Design top, start of the top module:
module top(
    input logic     clk, 
    input logic     SW, 
    input logic     BOOT, 
    input logic [63:0] seed,
    output logic    _48b, 
    output logic    _45a
);
    logic [7:0] read_data;
    logic [5:0] pixel;
    logic newframe; 
    logic [23:0] shift_reg;  
    logic load_sreg;
    logic transmit_pixel;
    logic shift; 
    logic ws2812b_out;
    logic [63:0] pixel_control;
    logic [63:0] next_pixel_control;  
    logic [5:0] pixel_index;  
    logic [1:0] flipper;  
    values u1 (
        .clk         (clk), 
        .rst_n       (SW),  
        .newframe    (newframe), 
        .pixel        (pixel),
        .seed        (seed),
        .read_data     (read_data),
        .debug_grid  ()
    );
    ws2812b u4 (  
        .clk            (clk), 
        .rst_n          (SW),
        .serial_in      (shift_reg[23]),  
        .transmit       (transmit_pixel),  
        .ws2812b_out    (ws2812b_out), 
        .shift          (shift)
    );
    controller u5 (
  ...
Size in the first run: roughly 140 flip-flops, about 26,000 um^2 of cells after synthesis.
Settings: LEC_CHECK=0, CAP_MARGIN=20, CELL_PAD_IN_SITES_DETAIL_PLACEMENT=0, CELL_PAD_IN_SITES_GLOBAL_PLACEMENT=1, CORE_ASPECT_RATIO=0.5, CORE_MARGIN=8, CORE_UTILIZATION=65, CTS_CLUSTER_DIAMETER=205, CTS_CLUSTER_SIZE=96, GPL_ROUTABILITY_DRIVEN=0, GPL_TIMING_DRIVEN=1, HOLD_SLACK_MARGIN=0.3, MIN_ROUTING_LAYER=met1, SETUP_SLACK_MARGIN=-0.58, SLEW_MARGIN=40, TNS_END_PERCENT=20; clock period 6.04 ns.
run.sh (not shown) runs the stock make flow with config.mk's settings and CLKGATE_MAP_FILE=.
The starting point finished with timing, DRC and antenna clean.
Change:
CELL_PAD_IN_SITES_GLOBAL_PLACEMENT = unset   (was 1)
CORE_ASPECT_RATIO = 0.89   (was 0.5)
CORE_MARGIN = 2   (was 8)
CTS_CLUSTER_SIZE = 29   (was 96)
GPL_ROUTABILITY_DRIVEN = unset   (was 0)
HOLD_SLACK_MARGIN = -0.03   (was 0.3)
SETUP_SLACK_MARGIN = 0.57   (was -0.58)
SLEW_MARGIN = 35   (was 40)
TNS_END_PERCENT = 5   (was 20)
clock period = 4.96 ns   (was 6.04 ns; I/O delays follow)
After rerunning: Worst setup slack loses 430 ps. Synthesized cell count does not change. Wire length increases by 19%. Critical path depth decreases by 1. Maximum frequency increases by 14%. Final area increases by 12%.

== run 1 ==
Starting RTL as in the previous note.
==> flow/config.mk <==
export PLATFORM = sky130hd
export DESIGN_NAME = top
export DESIGN_NICKNAME = top
export VERILOG_FILES = /design/flow/design.v
export SDC_FILE = /design/flow/constraint.sdc
export NUM_CORES = 4
export LEC_CHECK = 0
export CAP_MARGIN = 20
export CELL_PAD_IN_SITES_DETAIL_PLACEMENT = 2
export CORE_ASPECT_RATIO = 1.03
export CORE_MARGIN = 2
export CORE_UTILIZATION = 40
export CTS_CLUSTER_SIZE = 47
export GPL_ROUTABILITY_DRIVEN = 0
export PLACE_DENSITY_LB_ADDON = 0.16
export SLEW_MARGIN = 15
==> flow/constraint.sdc <==
create_clock -name core_clock -period 10.0 [get_ports {clk}]
set_input_delay 2.0000 -clock core_clock [delete_from_list [all_inputs] [get_ports {clk}]]
set_output_delay 2.0000 -clock core_clock [all_outputs]
set_load 0.01 [all_outputs]
Setup changes, run 1 to run 2
Settings: CTS_CLUSTER_SIZE: 47 -> 67; SETUP_SLACK_MARGIN: unset -> -0.32; GPL_TIMING_DRIVEN: unset -> 0; GPL_ROUTABILITY_DRIVEN: 0 -> 1; SLEW_MARGIN: 15 -> 20; HOLD_SLACK_MARGIN: unset -> 0.21; CELL_PAD_IN_SITES_DETAIL_PLACEMENT: 2 -> 1; TNS_END_PERCENT: unset -> 45; PLACE_DENSITY_LB_ADDON: 0.16 -> 0.28; CORE_ASPECT_RATIO: 1.03 -> unset; MAX_ROUTING_LAYER: unset -> met5; CTS_CLUSTER_DIAMETER: unset -> 191.
[summary]
- Run 2 closes out successfully: all stages finished, all timing, DRC and antenna checks passed.
- Met3 wire length, run 1 and run 2: higher on run 2
- Number of cells on the critical path of run 2 exceeds that of run 1 by a little under 10%.
- Going from run 1 to run 2, core area shows an increase of 0.39%; total wire length moved down; met1 layer wirelength in the final routing decreased by 870 um relative to the old numbers.
- Higher final setup slack of the worst path goes to run 2 over run 1.
- A termination of the worst setup path of u1.current_state[18] is what run 1 shows, while u1.current_state[19] belongs to run 2.
- Run 2: tally of non-filler cells in the final layout 129 above run 1
Modified inputs, run 3 compared to run 2
Settings: HOLD_SLACK_MARGIN: 0.21 -> unset; GPL_TIMING_DRIVEN: 0 -> unset; ABC_AREA: unset -> 1; GPL_ROUTABILITY_DRIVEN: 1 -> unset; CTS_CLUSTER_DIAMETER: 191 -> 393; CTS_CLUSTER_SIZE: 67 -> 98; PLACE_DENSITY_LB_ADDON: 0.28 -> unset; TNS_END_PERCENT: 45 -> unset; SETUP_SLACK_MARGIN: -0.32 -> unset; CELL_PAD_IN_SITES_DETAIL_PLACEMENT: 1 -> unset; CORE_UTILIZATION: 40 -> 72; MAX_ROUTING_LAYER: met5 -> unset; the clock period (ns, I/O delays scaled along): 10.0 -> 4.98.
==> results <==
- Diff run 2 and run 3: number of buffers other than clock buffers in the final layout higher in run 2
- On final routed wirelength across all metal layers, run 2 loses to run 3.
- Compared with run 2, run 3 shows yosys stat cell total that has gone up by more than half.
- Compared with run 2, in run 3 summed standard-cell area reported by yosys moved up, synthesized area shows an increase of 11%.
- Taking run 3 over run 2, the first-iteration DRC count ratio works out to 1.5.
- From run 2 to run 3 the numbers moved as follows: part of the cycle the worst path needs increased by 30 points relative to the old numbers, gate count after technology mapping increased by 1,946 relative to the old numbers.
- Post-layout minimum cycle time, run 2 and run 3: lower on run 3
What run 4 does differently from run 3 at the input level:
Settings: a deleted CTS_CLUSTER_SIZE that had been 98; a deleted CTS_CLUSTER_DIAMETER that had been 393; a deleted ABC_AREA that had been 1; an added PLACE_DENSITY_LB_ADDON of 0.07; a change of the clock period (ns, I/O delays scaled along) from 4.98 to 4.96.
- Run 4 went all the way through the flow, and no timing, DRC or antenna check failed.
- Run 4 vs run 3, instance count: run 4 lower
- Sort run 4 and run 3 by die height, ascending, and run 4 comes first.
- Compare run 4 and run 3 | standard cell core area lower: run 4
- Going from run 3 to run 4, the well tap count was found to have gone down by 64.
- For net count after synthesis, dividing the value from run 4 by the value from run 3 gives 0.66.
- Min total global-route track usage across run 4 and run 3: run 4
- Run 3 → run 4: total wirelength of the detailed-routed design -7.9%; area growth from synthesis to layout +1.9 points; worst setup slack -0.26 ns.
